==> flow/design.v <==
module matvec_mul #(
    parameter R=8, C=8, W_X=8, W_K=8,
    localparam DEPTH = $clog2(C),
               W_M = W_X + W_K,
               W_Y = W_M + DEPTH
  )(  
    input  logic clk, cen,
    input  logic signed [R-1:0][C-1:0][W_K-1:0] k,
    input  logic signed        [C-1:0][W_X-1:0] x, 
    output logic signed        [R-1:0][W_Y-1:0] y
  );
  localparam C_PAD = 2**$clog2(C);
  logic signed [W_Y-1:0] tree [R][DEPTH+1][C_PAD];  
  logic signed [C_PAD-1:0][W_X-1:0] x_pad;
  logic signed [R-1:0][C_PAD-1:0][W_K-1:0] k_pad;      
  always_comb begin
    x_pad = '0;
    k_pad = '0;
    for (int i = 0; i < C; i++) begin
      x_pad[i] = x[i];
    end
    for (int i = 0; i < R; i++) begin
      for (int j = 0; j < C; j++) begin
        k_pad[i][j] = k[i][j];
      end
    end
  end
  genvar r, c, d, a;
  for (r=0; r<R; r=r+1) begin
    for (c=0; c<C_PAD; c=c+1)
      always_ff @(posedge clk)   
        if (cen) tree[r][0][c] <= $signed(k_pad[r][c]) * $signed(x_pad[c]);
    for (d=0; d<DEPTH; d=d+1)
      for (a=0; a<C_PAD/2**(d+1); a=a+1)
        always_ff @(posedge clk)   
          if (cen) tree[r][d+1][a] <= tree[r][d][2*a] + tree[r][d][2*a+1];
    assign y[r] = tree[r][DEPTH][0];
  end
endmodule
module axis_matvec_mul #(
    parameter R=8, C=8, W_X=4, W_K=3,
    localparam W_Y = W_X + W_K + $clog2(C)
)(
    input  logic clk, rstn,
    output logic s_axis_kx_tready,
    input  logic s_axis_kx_tvalid,
    input  logic [R*C*W_K + C*W_X -1:0] s_axis_kx_tdata,
    input  logic m_axis_y_tready,
    output logic m_axis_y_tvalid,
    output logic [R*W_Y-1:0] m_axis_y_tdata
);
    typedef enum logic [2:0] {
        IDLE,
        LOAD_DATA,
        COMPUTING,
        RESULT_READY
    } state_t;
    state_t state, next_state;
    logic [R-1:0][C-1:0][W_K-1:0] k_reg;
    logic [C-1:0][W_X-1:0] x_reg;
    logic [R*W_Y-1:0] y_reg;
    logic computing;
    logic [$clog2(C+2)-1:0] compute_counter;
    always_ff @(posedge clk or negedge rstn) begin
        if (!rstn) begin
            state <= IDLE;
        end else begin
            state <= next_state;
        end
    end
    matvec_mul #(
        .R(R), .C(C), .W_X(W_X), .W_K(W_K)
    ) MATVEC (
        .clk(clk),
        .cen(computing),
        .k(k_reg),
        .x(x_reg),
        .y(y_reg)
    );
    always_comb begin
        next_state = state;
        case (state)
            IDLE: 
                if (s_axis_kx_tvalid && s_axis_kx_tready)
                    next_state = LOAD_DATA;
            LOAD_DATA:
                next_state = COMPUTING;
            COMPUTING: 
                if (compute_counter == C+1)
                    next_state = RESULT_READY;
            RESULT_READY:
                if (m_axis_y_tready)
                    next_state = IDLE;
        endcase
    end
    always_ff @(posedge clk or negedge rstn) begin
        if (!rstn) begin
            k_reg <= '0;
            x_reg <= '0;
            computing <= 1'b0;
            compute_counter <= '0;
            m_axis_y_tvalid <= 1'b0;
            m_axis_y_tdata <= '0;
        end else begin
            case (state)
                IDLE: begin
                    compute_counter <= '0;
                    computing <= 1'b0;
                    if (s_axis_kx_tvalid && s_axis_kx_tready) begin
                        for (int r = 0; r < R; r++) begin
                            for (int c = 0; c < C; c++) begin
                                k_reg[r][c] <= s_axis_kx_tdata[(r*C + c)*W_K +: W_K];
                            end
                        end
                        for (int c = 0; c < C; c++) begin
                            x_reg[c] <= s_axis_kx_tdata[R*C*W_K + c*W_X +: W_X];
                        end
                    end
                end
                LOAD_DATA: begin
                    computing <= 1'b1;
                end
                COMPUTING: begin
                    compute_counter <= compute_counter + 1;
                    if (compute_counter == C+1) begin
                        m_axis_y_tdata <= y_reg;
                        m_axis_y_tvalid <= 1'b1;
                        computing <= 1'b0;
                    end
                end
                RESULT_READY: begin
                    if (m_axis_y_tready) begin
                        m_axis_y_tvalid <= 1'b0;
                    end
                end
            endcase
        end
    end
    assign s_axis_kx_tready = (state == IDLE);
endmodule
==> flow/config.mk <==
export PLATFORM = sky130hd
export DESIGN_NAME = axis_matvec_mul
export DESIGN_NICKNAME = axis_matvec_mul
export VERILOG_FILES = /design/flow/design.v
export SDC_FILE = /design/flow/constraint.sdc
export NUM_CORES = 4
export LEC_CHECK = 0
export CAP_MARGIN = 40
export CELL_PAD_IN_SITES_DETAIL_PLACEMENT = 0
export CORE_ASPECT_RATIO = 1.4
export CORE_MARGIN = 10
export CORE_UTILIZATION = 40
export CTS_CLUSTER_DIAMETER = 196
export GPL_ROUTABILITY_DRIVEN = 0
export HOLD_SLACK_MARGIN = 0.14
export MAX_ROUTING_LAYER = met4
export MIN_ROUTING_LAYER = met2
export SLEW_MARGIN = 20
export TNS_END_PERCENT = 55
==> flow/constraint.sdc <==
create_clock -name core_clock -period 8.0 [get_ports {clk}]
set_input_delay 1.6000 -clock core_clock [delete_from_list [all_inputs] [get_ports {clk}]]
set_output_delay 1.6000 -clock core_clock [all_outputs]
set_load 0.01 [all_outputs]
run.sh (not shown) runs the stock make flow with config.mk's settings and CLKGATE_MAP_FILE=.
Rerun with:
CAP_MARGIN = 20   (was 40)
CELL_PAD_IN_SITES_DETAIL_PLACEMENT = unset   (was 0)
CORE_ASPECT_RATIO = unset   (was 1.4)
CORE_MARGIN = 2   (was 10)
CORE_UTILIZATION = 71   (was 40)
CTS_CLUSTER_DIAMETER = unset   (was 196)
CTS_CLUSTER_SIZE = 36   (was unset)
GPL_ROUTABILITY_DRIVEN = unset   (was 0)
HOLD_SLACK_MARGIN = unset   (was 0.14)
MAX_ROUTING_LAYER = unset   (was met4)
MIN_ROUTING_LAYER = unset   (was met2)
TNS_END_PERCENT = unset   (was 55)
clock period = 6.57 ns   (was 8.0 ns; I/O delays follow)
What happened: Global-route usage grows by 4.2 points; design area went down by 2.1%; die size fell by 47%; non-clock buffer count decreases by 12; via count drops by 25%; count of clock-buffer cells in the layout goes down by 1; wire length decreases by 7.8%.
